Setup of run 1:
// CONV
module  CONV(
  input                      clk,
  input                      reset,
  output logic               busy,	
  input                      ready,	
  output logic        [13:0] iaddr,
  input               [7:0]  idata,	
  output logic               ioe,
  output logic               wen_L0,
  output logic               oe_L0,
  output logic        [13:0] addr_L0,
  output logic        [11:0] w_data_L0,
  input               [11:0] r_data_L0,
  output logic               wen_L1,
  output logic               oe_L1,
  output logic        [11:0] addr_L1,
  output logic        [11:0] w_data_L1,
  input               [11:0] r_data_L1,
  output logic               oe_weight,
  output logic        [15:0] addr_weight,
  input  logic signed [7:0]  r_data_weight,
  output logic               wen_L2,
  output logic        [3:0]  addr_L2,
  output logic        [31:0] w_data_L2
  );
Size in the first run: about 5,900 cells after synthesis, roughly 170 I/O pins, roughly 130,000 sq um of cells after synthesis.
export LEC_CHECK = 0
export CAP_MARGIN = 25
export CORE_MARGIN = 2
export CORE_UTILIZATION = 59
export CTS_CLUSTER_SIZE = 93
export GPL_ROUTABILITY_DRIVEN = 1
export MIN_ROUTING_LAYER = met1
export PLACE_DENSITY_LB_ADDON = 0.18
export SETUP_SLACK_MARGIN = 2.17
export SLEW_MARGIN = 30
export TNS_END_PERCENT = 70
create_clock -name core_clock -period 8.6 [get_ports {clk}]
run.sh (not shown) runs the stock make flow with config.mk's settings and CLKGATE_MAP_FILE=.
Run 1 ended with every stage complete and zero timing, DRC or antenna violations.
#### Input delta (run 2 over run 1)
Settings: SETUP_SLACK_MARGIN changed from 2.17 to -0.5; SLEW_MARGIN changed from 30 to 20; PLACE_DENSITY_LB_ADDON removed (was 0.18); GPL_ROUTABILITY_DRIVEN removed (was 1); CORE_UTILIZATION changed from 59 to 61; PLACE_DENSITY newly set to 0.6; MIN_ROUTING_LAYER removed (was met1); MAX_ROUTING_LAYER newly set to met4; TNS_END_PERCENT removed (was 70); CTS_CLUSTER_SIZE removed (was 93); CAP_MARGIN changed from 25 to 20; the clock period (ns, I/O delays scaled along) changed from 8.6 to 6.47.
## What came out
- A uppermost layer routed of met4 is what run 2 shows, while met5 belongs to run 1.
- [compare] base=run 1 new=run 2: hold slack went up 0.0065 ns, total count of hold-check failures in the final report about even, clock group share of total power saw a decrease, DRC violation count after routing shows no meaningful change.
- Re die area: run 1 and run 2 aren't equal, and the lower value belongs to run 2.
Setup changes, run 2 to run 3
Settings: PLACE_DENSITY no longer set, was 0.6; CORE_UTILIZATION now 50, was 61; MAX_ROUTING_LAYER no longer set, was met4; SETUP_SLACK_MARGIN now 2.07, was -0.5; the clock period (ns, I/O delays scaled along) now 7.24, was 6.47.
## What came out
On total detailed-routing wirelength: between run 2 and run 3, it ends up higher for run 2.
Die size: higher on run 3
Relative to run 2, worst-case setup slack after placement has increased by 0.10 ns in run 3.
Area: run 3 vs run 2 -> run 3 larger
Between run 3 and run 2, it is run 3 whose proportion of cell area occupied by registers is lower, by 0.94 points.
Looking at run 2 and run 3, the tally of buffers added on design ports is a wash.
Between run 3 and run 2, the combinational share of cell area does not differ in any meaningful way.
Compared run 3 vs run 2, and aggregate global-route resource usage is down in run 3.
[compare] base=run 2 new=run 3: overall power after layout shows a reduction of 8.8%, setup TNS now sits at about the same level.
Run 3 ended up with a higher final instance count without filler cells than run 2 did.


CONV again, from the RTL that the note above started with.
Settings: LEC_CHECK=0, CAP_MARGIN=20, CORE_MARGIN=2, CORE_UTILIZATION=17, SLEW_MARGIN=20; clock period 8.65 ns.
The baseline went through all stages and came out clean.
Change:
Settings changed: CORE_UTILIZATION 17 to 65.
Clock period 8.65 ns to 7.24 ns, I/O delays scaled along.
=> The changed run ran to the end with no violations; wire length came out higher by 11%; design area came out lower by 5.6%; utilization came out higher by 54 points; clock-buffer cell count came out higher by 15; worst setup slack got worse by 0.82 ns; register-to-register slack got worse by 0.82 ns; sequential cell count stays the same; global-route usage came out higher by 16 points.
Change:
Settings changed: CORE_UTILIZATION 65 to 72, PLACE_DENSITY_LB_ADDON from default to 0.2, SETUP_SLACK_MARGIN from default to 1.66.
Clock period 7.24 ns to 8.8 ns, I/O delays scaled along.
Result: The changed run went through all stages and came out clean; routed wire length climbs by 36%; worst hold slack gets better by 0.0091 ns; sequential share of layout area rises by 0.43 points; via count increases by 11%.
Change:
Settings changed: CORE_UTILIZATION 72 to 59, PLACE_DENSITY_LB_ADDON 0.2 to default, SETUP_SLACK_MARGIN 1.66 to default.
Clock period 8.8 ns to 4.02 ns, I/O delays scaled along.
With this change the flow finished but failed the layout checks on setup timing.
Total power came out higher by 120%.
Setup slack got worse by 3.9 ns.
Final area rose by 2.5%.
Clock-buffer cell count rises by 15.
Global-route usage fell by 13 points.
Change:
Settings changed: CORE_ASPECT_RATIO from default to 0.5, CORE_UTILIZATION 59 to 70, SETUP_SLACK_MARGIN from default to 1.41.
Clock period 4.02 ns to 5.49 ns, I/O delays scaled along.
Effect: The new run completed and failed the layout checks on setup timing; hold slack improved by 0.084 ns; setup slack improved by 1.5 ns; first-iteration DRC count grows by 96%; global-route usage grows by 12 points; sequential power shrinks by 27%; final area shrinks by 2.3%.


CONV again, from the RTL that the note above started with.
make LEC_CHECK=0 ABC_AREA=1 CAP_MARGIN=15 CORE_ASPECT_RATIO=1.72 CORE_MARGIN=2 CORE_UTILIZATION=61 CTS_CLUSTER_DIAMETER=93 MAX_ROUTING_LAYER=met5 PLACE_DENSITY=0.65 SETUP_SLACK_MARGIN=0.1 SLEW_MARGIN=0 TNS_END_PERCENT=15 finish   # period 12.8 ns
==> next run, changes <==
Settings changed: ABC_AREA 1 to unset, CAP_MARGIN 15 to 20, CORE_ASPECT_RATIO 1.72 to unset, CORE_UTILIZATION 61 to 50, CTS_CLUSTER_DIAMETER 93 to unset, MAX_ROUTING_LAYER met5 to unset, PLACE_DENSITY 0.65 to unset, SETUP_SLACK_MARGIN 0.1 to unset, SLEW_MARGIN 0 to 20, TNS_END_PERCENT 15 to unset.
Clock period 12.8 ns to 8.0 ns, I/O delays scaled along.
Effect:
- routed wire length fell by about 1.9%
- via count is lower by about 0.47%
- power came out higher by 65%
- setup slack got worse by 4.8 ns
- die size increases by 22%
==> next run, changes <==
Settings changed: ABC_AREA set to 1, CORE_ASPECT_RATIO set to 0.5, CORE_UTILIZATION 50 to 72, CTS_CLUSTER_DIAMETER set to 395, CTS_CLUSTER_SIZE set to 96, PLACE_DENSITY_LB_ADDON set to 0.09, SETUP_SLACK_MARGIN set to 0.96.
Clock period 8.0 ns to 4.02 ns, I/O delays scaled along.
Result: This time the run aborted during global routing (5_1_grt) on DPL-0033; synthesized area goes down slightly; die size goes down by a quarter to a third; synthesized cell count goes up by a few percent.
==> next run, changes <==
Settings changed: ABC_AREA 1 to unset, CORE_ASPECT_RATIO 0.5 to unset, CTS_CLUSTER_DIAMETER 395 to unset, CTS_CLUSTER_SIZE 96 to unset, PLACE_DENSITY set to 0.66, PLACE_DENSITY_LB_ADDON 0.09 to unset, SETUP_SLACK_MARGIN 0.96 to unset.
Clock period 4.02 ns to 6.47 ns, I/O delays scaled along.
The new run finished clean.
Die size goes up by 0.37%.
Synthesized cell count goes down by 2.7%.
Area after synthesis goes up by 0.49%.
==> next run, changes <==
Settings changed: CELL_PAD_IN_SITES_DETAIL_PLACEMENT set to 2, CELL_PAD_IN_SITES_GLOBAL_PLACEMENT set to 1, CORE_UTILIZATION 72 to 69, GPL_TIMING_DRIVEN set to 1, HOLD_SLACK_MARGIN set to -0.01, MIN_ROUTING_LAYER set to met2, PLACE_DENSITY 0.66 to 0.87, SLEW_MARGIN 20 to 0.
Clock period 6.47 ns to 4.73 ns, I/O delays scaled along.
The changed run ended with an error in detailed placement (3_5_place_dp).
Die size climbs by 4.3%.
Synthesized area is unchanged.
Synthesized cell count is unchanged.


Starting RTL as in the previous note.
make LEC_CHECK=0 CAP_MARGIN=30 CELL_PAD_IN_SITES_GLOBAL_PLACEMENT=0 CORE_MARGIN=7 CORE_UTILIZATION=18 CTS_CLUSTER_DIAMETER=73 GPL_TIMING_DRIVEN=1 HOLD_SLACK_MARGIN=-0.08 MAX_ROUTING_LAYER=met4 SETUP_SLACK_MARGIN=2.18 SLEW_MARGIN=20 finish   # period 9.58 ns
Change:
==> flow/config.mk (replaced) <==
export PLATFORM = sky130hd
export DESIGN_NAME = CONV
export DESIGN_NICKNAME = CONV
export VERILOG_FILES = /design/flow/design.v
export SDC_FILE = /design/flow/constraint.sdc
export NUM_CORES = 4
export LEC_CHECK = 0
export ABC_AREA = 0
export CAP_MARGIN = 20
export CELL_PAD_IN_SITES_DETAIL_PLACEMENT = 1
export CORE_MARGIN = 2
export CORE_UTILIZATION = 44
export CTS_CLUSTER_DIAMETER = 351
export GPL_ROUTABILITY_DRIVEN = 1
export PLACE_DENSITY_LB_ADDON = 0.1
export SLEW_MARGIN = 20
export TNS_END_PERCENT = 30
==> flow/constraint.sdc (replaced) <==
create_clock -name core_clock -period 8.0 [get_ports {clk}]
set_input_delay 1.6000 -clock core_clock [delete_from_list [all_inputs] [get_ports {clk}]]
set_output_delay 1.6000 -clock core_clock [all_outputs]
set_load 0.01 [all_outputs]
After rerunning: Worst setup slack got worse by 1.8 ns; sequential share of layout area goes up by 3.8 points; synthesized area is unchanged; clock skew goes down by 0.071 ns; count of clock-buffer cells in the layout goes up by 44; cell count goes down by 34%; via count goes up by 1.3%.


trial 15:
Starting RTL as in the previous note.
clock: 4.02 ns
lec_check: 0
cap_margin: 20
core_margin: 2
core_utilization: 72
cts_cluster_diameter: 335
setup_slack_margin: -0.4
slew_margin: 20
[flow] trial 15 | stages: complete | final checks: fail | reason: negative setup slack
--- input diff trial 15..build 54 ---
==> flow/config.mk <==
export PLATFORM = sky130hd
export DESIGN_NAME = CONV
export DESIGN_NICKNAME = CONV
export VERILOG_FILES = /design/flow/design.v
export SDC_FILE = /design/flow/constraint.sdc
export NUM_CORES = 4
export LEC_CHECK = 0
export ABC_AREA = 0
export CAP_MARGIN = 20
export CELL_PAD_IN_SITES_DETAIL_PLACEMENT = 2
export CORE_MARGIN = 2
export CORE_UTILIZATION = 65
export CTS_CLUSTER_DIAMETER = 354
export GPL_ROUTABILITY_DRIVEN = 1
export PLACE_DENSITY_LB_ADDON = 0.1
export SLEW_MARGIN = 10
export TNS_END_PERCENT = 30
==> flow/constraint.sdc <==
create_clock -name core_clock -period 8.0 [get_ports {clk}]
set_input_delay 1.6000 -clock core_clock [delete_from_list [all_inputs] [get_ports {clk}]]
set_output_delay 1.6000 -clock core_clock [all_outputs]
set_load 0.01 [all_outputs]
Results
- The remaining runs in trial 15 and build 54 completed every stage, whereas build 54 halted early.
- Run status, build 54: aborted in detailed placement, error DPL-0033
- Build 54 ends up with a starting density of the core that is 7.0 points lower than in trial 15.
- On standard-cell row count: between trial 15 and build 54, it ends up lower for trial 15.
- | chip area | higher: build 54 |
- Re last weighted congestion value of the routability-driven placer: trial 15 and build 54 aren't equal, and the higher value belongs to build 54.
- Looking at y dimension of the die across trial 15 and build 54, the one that comes out lower is trial 15.
- Diff trial 15 -> build 54: instance tally after logic synthesis flat, placeable core region increased by 11% relative to the old numbers.
Power and IR drop assume default switching activity.
